// mac_unit
module mac_unit(input clk,en,clr,
                input [15:0]a,b,
                output [39:0]c);
wire [31:0]temp1;
mul_16x16 m1(clk,a,b,temp1);
accumulator a1(clk,en,clr,temp1,c);
endmodule
Size in the first run: ~2,300 cells after synthesis, roughly 170 flip-flops, about 75 I/O pins.
clock: 6.57 ns
lec_check: 0
abc_area: 1
cap_margin: 20
core_aspect_ratio: 0.5
core_margin: 2
core_utilization: 72
cts_cluster_diameter: 400
cts_cluster_size: 98
hold_slack_margin: 0.28
place_density: 0.36
setup_slack_margin: -0.52
slew_margin: 20
tns_end_percent: 10
run.sh (not shown) runs the stock make flow with config.mk's settings and CLKGATE_MAP_FILE=.
The baseline finished but failed the layout checks on negative setup slack.
Edit:
--- a/flow/config.mk
+++ b/flow/config.mk
@@ -14,6 +14,3 @@
 export CTS_CLUSTER_SIZE = 98
-export HOLD_SLACK_MARGIN = 0.28
-export PLACE_DENSITY = 0.36
-export SETUP_SLACK_MARGIN = -0.52
+export SETUP_SLACK_MARGIN = 1.54
 export SLEW_MARGIN = 20
-export TNS_END_PERCENT = 10
After rerunning: The changed run finished but failed the layout checks on negative setup slack; non-clock buffer count falls by 15; count of clock-buffer cells in the layout fell by 2; worst setup slack loses 0.25 ns; utilization goes up by 3.0 points; final cell count went down slightly; via count rose by a few percent; die size does not change.
Edit:
--- a/flow/config.mk
+++ b/flow/config.mk
@@ -9,8 +9,5 @@
 export CAP_MARGIN = 20
-export CORE_ASPECT_RATIO = 0.5
 export CORE_MARGIN = 2
-export CORE_UTILIZATION = 72
-export CTS_CLUSTER_DIAMETER = 400
-export CTS_CLUSTER_SIZE = 98
-export SETUP_SLACK_MARGIN = 1.54
+export CORE_UTILIZATION = 68
+export CTS_CLUSTER_DIAMETER = 218
 export SLEW_MARGIN = 20
==> flow/constraint.sdc (replaced) <==
create_clock -name core_clock -period 11.7 [get_ports {clk}]
set_input_delay 2.3400 -clock core_clock [delete_from_list [all_inputs] [get_ports {clk}]]
set_output_delay 2.3400 -clock core_clock [all_outputs]
set_load 0.01 [all_outputs]
After rerunning:
- The changed run ran to the end with violations: negative setup slack
- global-route usage fell by 8.0 points
- worst setup slack gets better by 5.4 ns
- flip-flop count does not change
- final cell count drops by 0.89%
- design area is lower by 4.5%
- routed wire length is lower by 18%
- synthesized cell count stays the same

========
Starting RTL as in the previous note.
==> flow/config.mk <==
export PLATFORM = sky130hd
export DESIGN_NAME = mac_unit
export DESIGN_NICKNAME = mac_unit
export VERILOG_FILES = /design/flow/design.v
export SDC_FILE = /design/flow/constraint.sdc
export NUM_CORES = 4
export LEC_CHECK = 0
export ABC_AREA = 0
export CAP_MARGIN = 20
export CORE_MARGIN = 2
export CORE_UTILIZATION = 68
export GPL_TIMING_DRIVEN = 0
export HOLD_SLACK_MARGIN = 0.21
export MIN_ROUTING_LAYER = met1
export PLACE_DENSITY = 0.62
export SETUP_SLACK_MARGIN = 1.58
export SLEW_MARGIN = 5
export TNS_END_PERCENT = 80
==> flow/constraint.sdc <==
create_clock -name core_clock -period 13.7 [get_ports {clk}]
set_input_delay 2.7400 -clock core_clock [delete_from_list [all_inputs] [get_ports {clk}]]
set_output_delay 2.7400 -clock core_clock [all_outputs]
set_load 0.01 [all_outputs]
==> next run, changes <==
ABC_AREA = 1   (was 0)
CORE_UTILIZATION = 70   (was 68)
GPL_TIMING_DRIVEN = unset   (was 0)
HOLD_SLACK_MARGIN = unset   (was 0.21)
MIN_ROUTING_LAYER = unset   (was met1)
PLACE_DENSITY = unset   (was 0.62)
SETUP_SLACK_MARGIN = 2.37   (was 1.58)
SLEW_MARGIN = 20   (was 5)
TNS_END_PERCENT = unset   (was 80)
clock period = 13.6 ns   (was 13.7 ns; I/O delays follow)
After rerunning:
- wire length rises by about 30%
- synthesized area rises by about 10%
- hold slack stays flat
- global-route usage rises by 5.5 points
- via count rises by 28%
- setup slack gets worse by 0.18 ns
- flip-flop count does not change
==> next run, changes <==
ABC_AREA = unset   (was 1)
CORE_UTILIZATION = 37   (was 70)
SETUP_SLACK_MARGIN = unset   (was 2.37)
clock period = 13.5 ns   (was 13.6 ns; I/O delays follow)
Outcome: Final area drops by 9.1%; routed wire length drops by 25%; worst hold slack improved by 0.0046 ns.

========
build 75:
Starting RTL as in the previous note.
clock: 9.8 ns
lec_check: 0
cap_margin: 5
cell_pad_in_sites_detail_placement: 1
cell_pad_in_sites_global_placement: 3
core_aspect_ratio: 1.05
core_margin: 6
core_utilization: 44
cts_cluster_diameter: 394
cts_cluster_size: 98
gpl_routability_driven: 0
gpl_timing_driven: 0
slew_margin: 40
tns_end_percent: 85
Final checks on build 75, whose flow otherwise completed, came back failing, citing negative setup slack.
diff inputs: build 75 => build 10
- a deleted GPL_TIMING_DRIVEN that had been 0
- a change of CAP_MARGIN from 5 to 20
- a change of CORE_MARGIN from 6 to 2
- a change of CORE_UTILIZATION from 44 to 40
- a deleted CORE_ASPECT_RATIO that had been 1.05
- a deleted TNS_END_PERCENT that had been 85
- a deleted GPL_ROUTABILITY_DRIVEN that had been 0
- a deleted CTS_CLUSTER_DIAMETER that had been 394
- a deleted CELL_PAD_IN_SITES_GLOBAL_PLACEMENT that had been 3
- a deleted CTS_CLUSTER_SIZE that had been 98
- a deleted CELL_PAD_IN_SITES_DETAIL_PLACEMENT that had been 1
- a change of SLEW_MARGIN from 40 to 20
- a change of the clock period (ns, I/O delays scaled along) from 9.8 to 13.5
[summary]
Average instance area after synthesis delta (build 75 -> build 10): insignificant
Diff build 75..build 10 | fraction of the mapped netlist area in adder cells | unchanged
Going from build 75 to build 10, shortest clock period the worst path allows after layout has increased, fmax shrank by about 0.44%.
Build 10: all stages complete, timing, DRC and antenna checks passed
Sort build 10 and build 75 by routed wire length, ascending, and build 10 comes first.
Against build 75, post-place setup slack in build 10 came out better.
### build 10 -> build 72
- putting PLACE_DENSITY_LB_ADDON at 0.16 where nothing was set
- putting CELL_PAD_IN_SITES_GLOBAL_PLACEMENT at 1 where nothing was set
- putting CELL_PAD_IN_SITES_DETAIL_PLACEMENT at 1 where nothing was set
- putting HOLD_SLACK_MARGIN at 0.23 where nothing was set
- putting GPL_ROUTABILITY_DRIVEN at 0 where nothing was set
- swapping 40 for 45 in CORE_UTILIZATION
- putting GPL_TIMING_DRIVEN at 1 where nothing was set
- putting CTS_CLUSTER_SIZE at 41 where nothing was set
==> comparison <==
A critical path launch point of m1.m3.mu3.m3.clk_a[1] is what build 72 shows, while m1.m2.mu2.m1.clk_b[1] belongs to build 10.
Looking at final cell count, build 72 sits 59 below build 10.
The post-CTS setup-driven buffer insertion count of build 72 falls short of that of build 10 by 2.
What build 41 does differently from build 72 at the input level:
- removing PLACE_DENSITY_LB_ADDON (formerly 0.16)
- removing GPL_ROUTABILITY_DRIVEN (formerly 0)
- removing CELL_PAD_IN_SITES_DETAIL_PLACEMENT (formerly 1)
- removing CTS_CLUSTER_SIZE (formerly 41)
- changing CORE_UTILIZATION from 45 to 72
- removing HOLD_SLACK_MARGIN (formerly 0.23)
- removing CELL_PAD_IN_SITES_GLOBAL_PLACEMENT (formerly 1)
- removing GPL_TIMING_DRIVEN (formerly 1)
- changing the clock period (ns, I/O delays scaled along) from 13.5 to 9.89
--- outcome ---
- The flow completed for build 41, but it is not clean: the layout still shows negative setup slack.
- Build 72 → build 41: cell count went down by about 5.4%; total routed wirelength went up by 9.8%.
- Of the two values seen for highest metal layer with signal wires, met5 was produced by build 72 and met4 by build 41.
- The run showing the greater post-layout worst setup margin is build 72.
- Number of tap instances was higher in build 72 than in build 41.
- Run comparison: build 41 start point of the critical path m1.m2.mu2.m1.clk_b[0]; build 72 start point of the critical path m1.m3.mu3.m3.clk_a[1]
- The minimum clock period of build 41 was superior to that of build 72.
- Compared with build 72, in build 41 number of H-tree branching levels shows no meaningful change; post-route DRC violation count shows no meaningful change.

========
mac_unit again, from the RTL that the note above started with.
Settings: LEC_CHECK=0, ABC_AREA=1, CAP_MARGIN=20, CELL_PAD_IN_SITES_DETAIL_PLACEMENT=2, CELL_PAD_IN_SITES_GLOBAL_PLACEMENT=3, CORE_ASPECT_RATIO=0.65, CORE_MARGIN=2, CORE_UTILIZATION=17, CTS_CLUSTER_SIZE=78, GPL_ROUTABILITY_DRIVEN=0, GPL_TIMING_DRIVEN=1, HOLD_SLACK_MARGIN=0.23, MAX_ROUTING_LAYER=met4, MIN_ROUTING_LAYER=met1, PLACE_DENSITY_LB_ADDON=0.16, SLEW_MARGIN=35, TNS_END_PERCENT=40; clock period 13.5 ns.
The first run reached the layout checks and failed them: negative setup slack.
Rerun with:
- ABC_AREA: 1 -> default
- CAP_MARGIN: 20 -> 5
- CELL_PAD_IN_SITES_DETAIL_PLACEMENT: 2 -> default
- CELL_PAD_IN_SITES_GLOBAL_PLACEMENT: 3 -> default
- CORE_ASPECT_RATIO: 0.65 -> 1.05
- CORE_UTILIZATION: 17 -> 44
- CTS_CLUSTER_SIZE: 78 -> 16
- GPL_TIMING_DRIVEN: 1 -> default
- HOLD_SLACK_MARGIN: 0.23 -> default
- MAX_ROUTING_LAYER: met4 -> default
- MIN_ROUTING_LAYER: met1 -> default
- PLACE_DENSITY_LB_ADDON: 0.16 -> default
- SLEW_MARGIN: 35 -> 40
- TNS_END_PERCENT: 40 -> default
The changed run ran to the end with no violations.
Clock skew went down by 0.014 ns.
Via count shrinks by 26%.
First-iteration DRC count rises by 2.6%.
Synthesized area is lower by 9.4%.
Wire length is lower by 52%.
Count of clock-buffer cells in the layout is higher by 2.
Rerun with:
- CAP_MARGIN: 5 -> 20
- CELL_PAD_IN_SITES_DETAIL_PLACEMENT: default -> 2
- CELL_PAD_IN_SITES_GLOBAL_PLACEMENT: default -> 1
- CORE_ASPECT_RATIO: 1.05 -> default
- CORE_MARGIN: 2 -> 6
- CORE_UTILIZATION: 44 -> 45
- CTS_CLUSTER_SIZE: 16 -> 41
- GPL_TIMING_DRIVEN: default -> 1
- HOLD_SLACK_MARGIN: default -> 0.23
- PLACE_DENSITY_LB_ADDON: default -> 0.16
- SLEW_MARGIN: 40 -> 35
Result:
- This time the run completed and failed the layout checks on negative setup slack
- setup slack got worse by 0.82 ns
- cell area goes up by 1.7%
- routed wire length goes up by 120%
- register-to-register slack got worse by 0.82 ns
- count of clock-buffer cells in the layout goes up by 1
- first-iteration DRC count goes up by 120%
- flip-flop count is unchanged
- area after synthesis stays the same
- sequential share of layout area goes down by 0.30 points
Rerun with:
- CAP_MARGIN: 20 -> 35
- CELL_PAD_IN_SITES_DETAIL_PLACEMENT: 2 -> default
- CELL_PAD_IN_SITES_GLOBAL_PLACEMENT: 1 -> default
- CORE_ASPECT_RATIO: default -> 0.93
- CORE_MARGIN: 6 -> 8
- CORE_UTILIZATION: 45 -> 61
- CTS_CLUSTER_DIAMETER: default -> 310
- CTS_CLUSTER_SIZE: 41 -> 98
- GPL_TIMING_DRIVEN: 1 -> default
- HOLD_SLACK_MARGIN: 0.23 -> 0.28
- PLACE_DENSITY: default -> 0.41
- PLACE_DENSITY_LB_ADDON: 0.16 -> default
- SETUP_SLACK_MARGIN: default -> 0.01
- SLEW_MARGIN: 35 -> 5
- TNS_END_PERCENT: default -> 5
Now the flow went through all stages and came out clean.
Utilization climbs by 16 points.
Global-route usage drops by 10 points.
Worst hold slack is about the same.
Wire length drops by about 54%.
Non-clock buffer count drops by 7.
Worst setup slack gains 0.64 ns.
Synthesized cell count is unchanged.
Sequential share of layout area climbs by 0.59 points.
Sequential cell count does not change.
First-iteration DRC count drops by 46%.
Rerun with:
- ABC_AREA: default -> 1
- CAP_MARGIN: 35 -> 20
- CELL_PAD_IN_SITES_DETAIL_PLACEMENT: default -> 2
- CELL_PAD_IN_SITES_GLOBAL_PLACEMENT: default -> 3
- CORE_ASPECT_RATIO: 0.93 -> default
- CORE_MARGIN: 8 -> 6
- CORE_UTILIZATION: 61 -> 17
- CTS_CLUSTER_DIAMETER: 310 -> default
- CTS_CLUSTER_SIZE: 98 -> 41
- GPL_TIMING_DRIVEN: default -> 1
- HOLD_SLACK_MARGIN: 0.28 -> 0.23
- PLACE_DENSITY: 0.41 -> default
- PLACE_DENSITY_LB_ADDON: default -> 0.16
- SETUP_SLACK_MARGIN: 0.01 -> default
- SLEW_MARGIN: 5 -> 35
- TNS_END_PERCENT: 5 -> default
What happened:
- With this change the flow finished but failed the layout checks on negative setup slack
- clock skew goes up by 0.0087 ns
- setup slack degrades by 0.22 ns
- synthesized area goes up by 10%
- final area goes up by 19%
- non-clock buffer count goes up by 36
- die size goes up to 3.5 times its value
- hold slack degrades by 0.0060 ns
